== lane 1 ==
==> flow/design.v (excerpt) <==
module fp32mult (
    input  wire [31:0] x1,
    input  wire [31:0] x2,
    input  wire        en,
    input  wire        rst,
    input  wire        clk,
    output wire [31:0] y,
    output wire        ready
);
export LEC_CHECK = 0
export ABC_AREA = 1
export CAP_MARGIN = 35
export CORE_ASPECT_RATIO = 0.74
export CORE_MARGIN = 2
export CORE_UTILIZATION = 72
export CTS_CLUSTER_DIAMETER = 340
export CTS_CLUSTER_SIZE = 77
export GPL_ROUTABILITY_DRIVEN = 1
export HOLD_SLACK_MARGIN = 0.29
export MAX_ROUTING_LAYER = met5
export MIN_ROUTING_LAYER = met1
export PLACE_DENSITY = 0.64
export SETUP_SLACK_MARGIN = -0.66
export SLEW_MARGIN = 20
export TNS_END_PERCENT = 95
create_clock -name core_clock -period 9.49 [get_ports {clk}]
run.sh (not shown) runs the stock make flow with config.mk's settings and CLKGATE_MAP_FILE=.
Lane 1 finished all stages; the layout is clean.
Input changes introduced in lane 2 (baseline for comparison: lane 1):
diff --git a/flow/config.mk b/flow/config.mk
--- a/flow/config.mk
+++ b/flow/config.mk
@@ -8,5 +8,4 @@
 export ABC_AREA = 1
 export CAP_MARGIN = 35
-export CORE_ASPECT_RATIO = 0.74
 export CORE_MARGIN = 2
 export CORE_UTILIZATION = 72
Compare lane 2 and lane 1 | number of buffers and inverters on the critical path lower: lane 1
Taking lane 2 over lane 1, the chip width ratio works out to 0.863.
NOTE: register-to-register setup slack in lane 2 exceeds that of lane 1
Compared with lane 1, in lane 2 max-slew violation total from the final report essentially unchanged; final-layout fill cell count increased 178.
There was hardly any difference in final cell count between lane 1 and lane 2.
On wire length after detailed routing, lane 2 does better than lane 1.
In the metrics for lane 2 and lane 1, the one carrying the higher vias after detailed routing is lane 1.
## Diff of input files: lane 3 against lane 2
==> flow/config.mk <==
export PLATFORM = sky130hd
export DESIGN_NAME = fp32mult
export DESIGN_NICKNAME = fp32mult
export VERILOG_FILES = /design/flow/design.v
export SDC_FILE = /design/flow/constraint.sdc
export NUM_CORES = 4
export LEC_CHECK = 0
export CAP_MARGIN = 35
export CORE_MARGIN = 2
export CORE_UTILIZATION = 68
export CTS_CLUSTER_DIAMETER = 196
export CTS_CLUSTER_SIZE = 100
export GPL_ROUTABILITY_DRIVEN = 1
export MIN_ROUTING_LAYER = met1
export SLEW_MARGIN = 20
export TNS_END_PERCENT = 10
==> flow/constraint.sdc <==
create_clock -name core_clock -period 12.4 [get_ports {clk}]
set_input_delay 2.4800 -clock core_clock [delete_from_list [all_inputs] [get_ports {clk}]]
set_output_delay 2.4800 -clock core_clock [all_outputs]
set_load 0.01 [all_outputs]
Results
- Lane 3 vs. lane 2: area fraction in and, or, nand and nor cells after synthesis went down by 3.7 points.
- Between lane 3 and lane 2, it is lane 3 whose chip area estimate from yosys synthesis is lower, by about 7%.
- Going from lane 2 to lane 3, growth of design area from synthesis to finish grows by 0.94 points.
Input changes introduced in lane 4 (baseline for comparison: lane 3):
diff --git a/flow/config.mk b/flow/config.mk
--- a/flow/config.mk
+++ b/flow/config.mk
@@ -8,9 +8,9 @@
 export CAP_MARGIN = 35
 export CORE_MARGIN = 2
-export CORE_UTILIZATION = 68
-export CTS_CLUSTER_DIAMETER = 196
-export CTS_CLUSTER_SIZE = 100
+export CORE_UTILIZATION = 72
 export GPL_ROUTABILITY_DRIVEN = 1
 export MIN_ROUTING_LAYER = met1
+export PLACE_DENSITY = 0.59
+export SETUP_SLACK_MARGIN = -0.43
 export SLEW_MARGIN = 20
-export TNS_END_PERCENT = 10
+export TNS_END_PERCENT = 95
==> flow/constraint.sdc <==
create_clock -name core_clock -period 5.74 [get_ports {clk}]
set_input_delay 1.1480 -clock core_clock [delete_from_list [all_inputs] [get_ports {clk}]]
set_output_delay 1.1480 -clock core_clock [all_outputs]
set_load 0.01 [all_outputs]
--- outcome ---
Summary of lane 3 and lane 4: one run falls short of a clean finish, namely lane 4.
Worst setup slack deteriorates in lane 4 relative to lane 3.
Delta (lane 4 minus lane 3): layout-stage area growth over the synthesis result rose by 16 points, number of non-clock buffers moved up, non-filler instance count after layout now sits higher.
Lane 4 ends up with a cell area after layout that is about 15% higher than in lane 3.
Diff lane 3 -> lane 4: area of the multi-input gates went up.
Modified inputs, lane 5 compared to lane 4
diff --git a/flow/config.mk b/flow/config.mk
--- a/flow/config.mk
+++ b/flow/config.mk
@@ -8,9 +8,9 @@
 export CAP_MARGIN = 35
 export CORE_MARGIN = 2
-export CORE_UTILIZATION = 72
+export CORE_UTILIZATION = 41
+export CTS_CLUSTER_DIAMETER = 366
+export CTS_CLUSTER_SIZE = 100
 export GPL_ROUTABILITY_DRIVEN = 1
 export MIN_ROUTING_LAYER = met1
-export PLACE_DENSITY = 0.59
-export SETUP_SLACK_MARGIN = -0.43
 export SLEW_MARGIN = 20
-export TNS_END_PERCENT = 95
+export TNS_END_PERCENT = 10
==> flow/constraint.sdc <==
create_clock -name core_clock -period 12.4 [get_ports {clk}]
set_input_delay 2.4800 -clock core_clock [delete_from_list [all_inputs] [get_ports {clk}]]
set_output_delay 2.4800 -clock core_clock [all_outputs]
set_load 0.01 [all_outputs]
### Flow results
Lane 5 has completed all stages; timing, DRC and antenna checks passed. Comparing met3 demand-to-capacity share in global routing for lane 4 and lane 5, the bigger number came from lane 4. Delta (lane 5 minus lane 4): core outline area +24,000 um^2; initial DRC count decreased by 48% relative to the old numbers; required time reported for the critical path endpoint rose 6.64 ns; total of fill cells in the finished design has increased. Lane 5 vs lane 4 — setup slack rose 5.56 ns. Lane 5 vs lane 4, critical-path cell with the highest stage delay: sky130_fd_sc_hd__dfrtp_1 vs sky130_fd_sc_hd__fa_1. Between lane 4 and lane 5, the final-layout worst hold slack figures differ only marginally. The final net count in lane 5 is 0.915 times that in lane 4.

The RTL this note starts from:
==> flow/design.v <==
module fullreg #(  parameter N = 16 )(
    input [N-1:0] d,
    output reg [N-1:0] q,
    input clk,
    input en,
    input clr,  
    input rst   
    );
always @(posedge clk,posedge rst) begin
    if(rst)
        q<=0;
    else    
    if(en==1)begin
        if(clr)
            q<=0;
        else
            q<=d;
    end
end
endmodule
module exp_adder_bias (
    input  wire [7:0] exp1,    
    input  wire [7:0] exp2,    
    output wire [7:0] exp_out  
);
    wire [8:0] sum;            
    wire [8:0] sum_minus_bias;
    assign sum = exp1 + exp2;
    assign sum_minus_bias = sum - 9'd127;
    assign exp_out = sum_minus_bias[7:0];
endmodule
module exp_normalizer (
    input  wire        msb_mult,    
    input  wire [7:0]  exp_in,      
    output wire [7:0]  exp_out      
);
    assign exp_out = msb_mult ? (exp_in + 8'd1) : exp_in;
endmodule
module mantissa_normalizer (
    input  wire [47:0] mult_out,    
    output wire [23:0] mant_out     
);
    assign mant_out = mult_out[47] ? 
                      mult_out[47:24] : 
                      mult_out[46:23];
endmodule
module mult24 (
    input  wire [23:0] a,    
    input  wire [23:0] b,    
    output wire [47:0] p     
);
    assign p = $unsigned(a) * $unsigned(b);
endmodule
module fp32mult (
    input  wire [31:0] x1,
    input  wire [31:0] x2,
    input  wire        en,
    input  wire        rst,
    input  wire        clk,
    output wire [31:0] y,
    output wire        ready
);
    wire [31:0] x1_reg;
    wire [31:0] x2_reg;
    fullreg #(32) reg_x1 (.clk(clk), .rst(rst), .clr(1'b0), .en(en), .d(x1), .q(x1_reg));
    fullreg #(32) reg_x2 (.clk(clk), .rst(rst), .clr(1'b0), .en(en), .d(x2), .q(x2_reg));
    wire sign1 = x1_reg[31];
    wire sign2 = x2_reg[31];
    wire [7:0] exp1 = x1_reg[30:23];
    wire [7:0] exp2 = x2_reg[30:23];
    wire [23:0] mant1 = {1'b1, x1_reg[22:0]};  
    wire [23:0] mant2 = {1'b1, x2_reg[22:0]};
    wire sign_result = sign1 ^ sign2;
    wire [7:0] exp_sum;
      wire en_d1;
    wire en_d2;
    exp_adder_bias exp_add_inst (
        .exp1(exp1),
        .exp2(exp2),
        .exp_out(exp_sum)
    );
    wire [47:0] mant_product;
    mult24 mult_inst (
        .a(mant1),
        .b(mant2),
        .p(mant_product)
    );
    wire [7:0] exp_norm;
    exp_normalizer exp_norm_inst (
        .msb_mult(mant_product[47]),
        .exp_in(exp_sum),
        .exp_out(exp_norm)
    );
    wire [23:0] mant_norm;
    mantissa_normalizer mant_norm_inst (
        .mult_out(mant_product),
        .mant_out(mant_norm)
    );
    wire [31:0] result_comb;
    assign result_comb = {sign_result, exp_norm, mant_norm[22:0]};
    fullreg #(32) reg_out (
        .clk(clk),
        .rst(rst),
        .clr(1'b0),
        .en(en_d1),
        .d(result_comb),
        .q(y)
    );
    fullreg #(1) reg_en_stage1 (
        .clk(clk),
        .rst(rst),
        .clr(1'b0),
        .en(1'b1),
        .d(en),
        .q(en_d1)
    );
    fullreg #(1) reg_en_stage2 (
        .clk(clk),
        .rst(rst),
        .clr(1'b0),
        .en(1'b1),
        .d(en_d1),
        .q(en_d2)
    );
    assign ready = en_d2;
endmodule
clock: 10.0 ns
lec_check: 0
cap_margin: 20
core_margin: 9
core_utilization: 40
cts_cluster_diameter: 116
cts_cluster_size: 66
gpl_routability_driven: 1
hold_slack_margin: -0.03
max_routing_layer: met4
place_density_lb_addon: 0.17
slew_margin: 5
tns_end_percent: 45
The baseline completed without violations.
Next try:
Settings changed: ABC_AREA from default to 0, CELL_PAD_IN_SITES_GLOBAL_PLACEMENT from default to 1, CORE_MARGIN 9 to 10, CORE_UTILIZATION 40 to 48, CTS_CLUSTER_DIAMETER 116 to default, CTS_CLUSTER_SIZE 66 to default, GPL_ROUTABILITY_DRIVEN 1 to default, HOLD_SLACK_MARGIN -0.03 to default, MAX_ROUTING_LAYER met4 to default, PLACE_DENSITY_LB_ADDON 0.17 to default, SLEW_MARGIN 5 to 25, TNS_END_PERCENT 45 to default.
Outcome:
- critical path depth increases by 3
- non-clock buffer count came out lower by 3
Next try:
Settings changed: ABC_AREA 0 to default, CELL_PAD_IN_SITES_GLOBAL_PLACEMENT 1 to default, CORE_MARGIN 10 to 2, CORE_UTILIZATION 48 to 32, CTS_CLUSTER_DIAMETER from default to 200, CTS_CLUSTER_SIZE from default to 100, SLEW_MARGIN 25 to 20, TNS_END_PERCENT from default to 20.
What happened: Global-route usage came out lower by 6.3 points; wire length came out lower by 4.4%; die area came out higher by 30%; non-clock buffer count came out lower by 4; clock-buffer cell count is unchanged; first-iteration DRC count came out higher by about 13%; worst setup slack gains 0.42 ns.
Next try:
Settings changed: CORE_UTILIZATION 32 to 40, CTS_CLUSTER_DIAMETER 200 to default, CTS_CLUSTER_SIZE 100 to default, MAX_ROUTING_LAYER from default to met4, SLEW_MARGIN 20 to 5, TNS_END_PERCENT 20 to default.
The new run passed the timing, design-rule and antenna checks. Via count increases by about 1.5%. Routed wire length stays flat. Fmax decreases by 2.8%. Design area decreases by 0.43%. Count of clock-buffer cells in the layout is unchanged. Core utilization increases by 8.6 points. Non-clock buffer count increases by 4. Die size decreases by 20%.
Next try:
Settings changed: CORE_UTILIZATION 40 to 63, CTS_CLUSTER_DIAMETER from default to 200, CTS_CLUSTER_SIZE from default to 100, MAX_ROUTING_LAYER met4 to default, SLEW_MARGIN 5 to 20.
What happened:
- The new run ran to the end with no violations
- die area goes down by a quarter to a third
- setup slack gains 0.18 ns
- worst hold slack degrades by 0.0083 ns
- global-route usage rises by 10 points
Next try:
Settings changed: CORE_MARGIN 2 to 10, CORE_UTILIZATION 63 to 40, CTS_CLUSTER_DIAMETER 200 to default, CTS_CLUSTER_SIZE 100 to default, HOLD_SLACK_MARGIN from default to -0.01.
- setup slack got worse by 0.065 ns
- routed wire length rose by 7.4%
- global-route usage fell by 14 points
- final area rose by 1.8%
- area after synthesis does not change
- final cell count rose by 10%
- maximum frequency fell by 0.76%
- non-clock buffer count rose by 7
